==> inputs of build 70 <==
==> flow/design.v <==
module ffD(clk, rst, Din, Dout);
input clk, rst;
input [31:0]Din;
output [31:0]Dout;
reg [31:0]Dout;
always@(posedge clk) 
begin
	if(rst==1)
	Dout <= 0;
	else
	Dout <= Din;
end
endmodule 
module mux1 (
		input [31:0] A, B,
		input Sel,
		output reg [31:0] Out
	);
	always @(Sel, A, B) begin
		case (Sel)
			0: Out = A;
			1:	Out = B;
		endcase
	end
endmodule
module extend (
	input [15:0]offset,
	output reg [31:0]offset32
);
always @(offset)
begin
 offset32[31:0] = {16'b0000000000000000,offset[15:0]};
end
endmodule
module alu(ctl, a, b, resultado);
  input [1:0] ctl;
  input [31:0] a, b;
  output reg [31:0] resultado;
  always @(*)
  begin
    case (ctl)
      2'b00 : resultado = a & b;  
      2'b01 : resultado = a | b;  
      2'b10 : resultado = a + b;  
      2'b11 : resultado = a - b;  
      default : resultado = 32'hxxxxxxxx;
   endcase
 end
endmodule
module control(instruction, ctrl);
    input [31:0] instruction;
	 output [20:0] ctrl;
    reg    [20:0] ctrl;
	 wire [11:0] opcode;
	 wire [4:0] rs, rt, rd;
    parameter LW = 12'b000111_xxxxxx;
    parameter SW = 12'b001000_xxxxxx;
    parameter ADD = 12'b000110_100000;
	 parameter SUB = 12'b000110_100010;
	 parameter AND = 12'b000110_100100;
	 parameter OR = 12'b000110_100101;
	 assign opcode[11:0] = {instruction[31:26], instruction[5:0]};
	 assign rs[4:0] = {instruction[25:21]};
	 assign rt[4:0] = {instruction[20:16]};
	 assign rd[4:0] = {instruction[15:11]};
    always @(instruction)
    begin
        casex (opcode)
          LW :
          begin
              ctrl[20:0]={6'b10_1_1_0_1,rs[4:0],5'b00000,rt[4:0]};
          end
          SW :
          begin
              ctrl[20:0]={6'b10_1_1_1_1,rs[4:0],5'b00000,rt[4:0]};
          end
          ADD :
          begin
              ctrl[20:0]={6'b10_0_0_0_1,rs[4:0],rt[4:0],rd[4:0]};
          end
          SUB :
          begin
              ctrl[20:0]={6'b11_0_0_0_1,rs[4:0],rt[4:0],rd[4:0]};
          end
          AND :
          begin
              ctrl[20:0]={6'b00_0_0_0_1,rs[4:0],rt[4:0],rd[4:0]};
          end
			 OR :
          begin
              ctrl[20:0]={6'b01_0_0_0_1,rs[4:0],rt[4:0],rd[4:0]};
          end
          default
          begin
              ctrl[20:0]={21'b0}; 
          end
        endcase
    end
endmodule
module PC(
  input rst,
  input clk,
  output reg [31:0]pc
  );
	always @(posedge clk or posedge rst)
		if (rst == 1)
		pc <= 0;
		else
		pc <= pc + 1;
  endmodule
module registerFile(addr1,addr2,out1,out2,addr_in,in,clk,rst);
input [4:0] addr1;	
input [4:0] addr2;	
output [31:0] out1;	
output [31:0] out2;	
input [4:0] addr_in;	
input [31:0] in;	
reg [31:0] out1;
reg [31:0] out2;
input clk, rst;
wire [511:0] regmem;
always @(posedge clk)
begin
		out1 <= addr1[4] ? 32'b0 : regmem[addr1[3:0]*32 +: 32];
		out2 <= addr2[4] ? 32'b0 : regmem[addr2[3:0]*32 +: 32];
end
genvar i;
generate
	for (i = 0; i < 16; i = i + 1) begin : REG
		reg [31:0] q;
		always @(negedge clk or posedge rst)
			if (rst)
				q <= 32'b0;
			else if (addr_in == i)
				q <= in;
		assign regmem[32*i +: 32] = q;
	end
endgenerate
endmodule
module data_memory(
clk , 
rst ,
address_0 , 
data_in , 
data_out,
cs_0 , 
we_0 
);
parameter data_0_WIDTH = 32 ;
parameter ADDR_WIDTH = 13 ;
input [ADDR_WIDTH-1:0] address_0 ;
input cs_0 ;
input we_0 ;
input clk;
input rst;
input [data_0_WIDTH-1:0] data_in ;
output reg [data_0_WIDTH-1:0] data_out;
wire [ADDR_WIDTH*data_0_WIDTH-1:0] mem;
genvar i;
generate
	for (i = 0; i < ADDR_WIDTH; i = i + 1) begin : WORD
		reg [data_0_WIDTH-1:0] q;
		always @ (posedge clk)
			if (rst)
				q <= (i == 0) ? 32'd1000 :
				     (i == 1) ? 32'd5000 :
				     (i == 2) ? 32'd2000 :
				     (i == 3) ? 32'd3000 : 32'd0;
			else if ( cs_0 && we_0 && address_0 == i )
				q <= data_in;
		assign mem[data_0_WIDTH*i +: data_0_WIDTH] = q;
	end
endgenerate
	always @ (posedge clk)
		begin : MEM_READ_0
			if (cs_0 && !we_0 && address_0 < ADDR_WIDTH) begin
				data_out <= mem[address_0*data_0_WIDTH +: data_0_WIDTH];
			end else begin
				data_out <= 0;
		end
	end
endmodule
module cpu (clk, rst, imem_addr, imem_data, test, test1);
	input clk, rst;
	output [6:0]imem_addr;
	input  [31:0]imem_data;
	output  [31:0]test;
	output [31:0]test1;
wire	 [31:0] inst;
wire   [31:0]ctrl, ctrl0, ctrl1, ctrl2;
wire   [20:0]controle;
wire	 [31:0]resultado;
wire   [31:0]data_out2;
wire   [31:0]pc;
wire	 [4:0]addr1, addr2, addr_in;
wire	 [31:0]out1, out2, out3;
wire	 [31:0]in;
wire	 rw;
wire	 [15:0]offset;
wire	 [31:0]offset32;
wire   sel1;
wire	 [31:0] imm;
wire   [31:0] data_out1;
wire	 [31:0]address_0;
wire	 [31:0] data_in;
wire	 [31:0]outrg1, outrg2;
wire	 [31:0] M, B, D, D1;
	assign imem_addr = pc[6:0];
	assign data_out2 = imem_data;
	PC PC(
		.rst(rst),
		.clk(clk),
		.pc(pc)
	);
ffD FF1(
		.rst(rst),
		.clk(clk),
		.Din(data_out2),
		.Dout(inst)
);
	registerFile RegisterFile(
		.addr1(inst[25:21]),
		.addr2(inst[20:16]),
		.out1(outrg1),
		.out2(outrg2),
		.addr_in(ctrl2[4:0]), 
		.in(out2),
		.rst(rst),
		.clk(clk)
	);
	control Controlador(
		.instruction(inst),
		.ctrl(controle)
	);
	extend Extend(
		.offset(inst[15:0]),
		.offset32(offset32)
	);
	ffD FF2(
		.rst(rst),
		.clk(clk),
		.Din(offset32),
		.Dout(imm)
		);
	ffD CONTROLE_0(
		.rst(rst),
		.clk(clk),
		.Din({11'b00000000000, controle[20:0]}),
		.Dout(ctrl0)
		);
	mux1 Mux1(
		.Sel(ctrl0[18]),
		.A(outrg2),
		.B(imm),
		.Out(out1)
	);
	alu Unidade_logica(
		.ctl(ctrl0[20:19]),
		.a(outrg1),
		.b(out1), 
		.resultado(resultado)
	);
	mux1 Mux3(
		.Sel(ctrl0[16]),
		.A(D),
		.B(resultado),
		.Out(out3)
	);
	ffD FF3(
		.rst(rst),
		.clk(clk),
		.Din(resultado),
		.Dout(D)
		);
	ffD CONTROLE_1(
		.rst(rst),
		.clk(clk),
		.Din(ctrl0),
		.Dout(ctrl1)
		);
	data_memory DataMemory(
		.address_0(out3[12:0]),
		.cs_0(ctrl1[15]),
		.we_0(ctrl0[16]),
		.data_in(outrg2),
		.data_out(M),
		.clk(clk),
		.rst(rst)
	);
	ffD FF5(
		.rst(rst),
		.clk(clk),
		.Din(D),
		.Dout(D1)
		);
	ffD CONTROLE_2(
		.rst(rst),
		.clk(clk),
		.Din(ctrl1),
		.Dout(ctrl2)
		);
	mux1 Mux2(
		.Sel(ctrl2[17]),
		.A(D1),
		.B(M),
		.Out(out2)
	);
	assign test[31:0] = inst[31:0];     
	assign test1[31:0] = out2[31:0];    
endmodule
==> flow/run.sh <==
#!/bin/bash
# the make line also repeats each setting of config.mk as NAME=value (left out here)
make -C /OpenROAD-flow-scripts/flow DESIGN_CONFIG=/design/flow/config.mk WORK_HOME=/design/flow/orfs CLKGATE_MAP_FILE= finish
==> flow/config.mk <==
export PLATFORM = sky130hd
export DESIGN_NAME = cpu
export DESIGN_NICKNAME = cpu
export VERILOG_FILES = /design/flow/design.v
export SDC_FILE = /design/flow/constraint.sdc
export NUM_CORES = 4
export LEC_CHECK = 0
export CAP_MARGIN = 20
export CORE_MARGIN = 2
export CORE_UTILIZATION = 66
export CTS_CLUSTER_DIAMETER = 96
export CTS_CLUSTER_SIZE = 14
export SLEW_MARGIN = 20
export TNS_END_PERCENT = 65
==> flow/constraint.sdc <==
create_clock -name core_clock -period 3.55 [get_ports {clk}]
set_input_delay 0.7100 -clock core_clock [delete_from_list [all_inputs] [get_ports {clk}]]
set_output_delay 0.7100 -clock core_clock [all_outputs]
set_load 0.01 [all_outputs]
==> build 93 (differences from build 70) <==
Settings changed: CORE_UTILIZATION 66 to 40, CTS_CLUSTER_DIAMETER 96 to unset, CTS_CLUSTER_SIZE 14 to unset, TNS_END_PERCENT 65 to unset.
==> flow/constraint.sdc (replaced) <==
create_clock -name core_clock -period 5.3 [get_ports {clk}]
set_input_delay 1.0600 -clock core_clock [delete_from_list [all_inputs] [get_ports {clk}]]
set_output_delay 1.0600 -clock core_clock [all_outputs]
set_load 0.01 [all_outputs]
==> build 27 (differences from build 70) <==
Settings changed: ABC_AREA set to 0, CORE_MARGIN 2 to 7, CORE_UTILIZATION 66 to 17, CTS_CLUSTER_DIAMETER 96 to unset, CTS_CLUSTER_SIZE 14 to unset, GPL_TIMING_DRIVEN set to 1, MAX_ROUTING_LAYER set to met4, MIN_ROUTING_LAYER set to met1, TNS_END_PERCENT 65 to unset.
==> flow/constraint.sdc (replaced) <==
create_clock -name core_clock -period 4.83 [get_ports {clk}]
set_input_delay 0.9660 -clock core_clock [delete_from_list [all_inputs] [get_ports {clk}]]
set_output_delay 0.9660 -clock core_clock [all_outputs]
set_load 0.01 [all_outputs]
==> run summary <==
Implementation progress

The flow ran to the end and the layout has no timing, DRC or antenna violations. The relative slew slack stands at 29.48%. The flow reports that the clock network draws between 40 and 50% of the design power.

STA shows the worst min-delay path finishing at FF5.Dout[16]. The total power stands at between 20000 and 25000 uW. The power in the clock group stands at roughly 10000 uW. The report lists the number of standard-cell rows as between 200 and 250. Measured on the final layout, buffering overhead outside the clock network stands at 4.951%.

The area of all placed cells without fillers stands at about 66000 sq um. Summed over all cells, the static leakage comes to around 0.028 uW.
The numbers above come from build 27.

==> run summary <==
Implementation progress

The layout stage reports a final design area of 61870 sq um. Per report_power, the Clock row totals 8740 uW. The relative slew slack stands at roughly a quarter. Overall power consumption after layout is estimated at ~19000 uW. The floorplan has 135 rows.

The flow ran to the end and the layout has no timing, DRC or antenna violations. The share of final layout cell area taken by non-clock buffers stands at 4.255%. The clock group share of total power stands at 46.8%.
The numbers above come from build 93.

==> run summary <==
Implementation progress

For this design the static power due to leakage is 0.02877 uW. A clean result was blocked by setup timing. The worst hold path terminates at FF5.Dout[31]. The setup slack after layout stands at -907.1 ps. For reference, the placement row count at floorplan is ~110. The run finished, with violations left. The final setup violation count stands at approximately 470.
The numbers above come from build 70.

Power figures rest on the tool's default switching activity, not on a simulated workload.
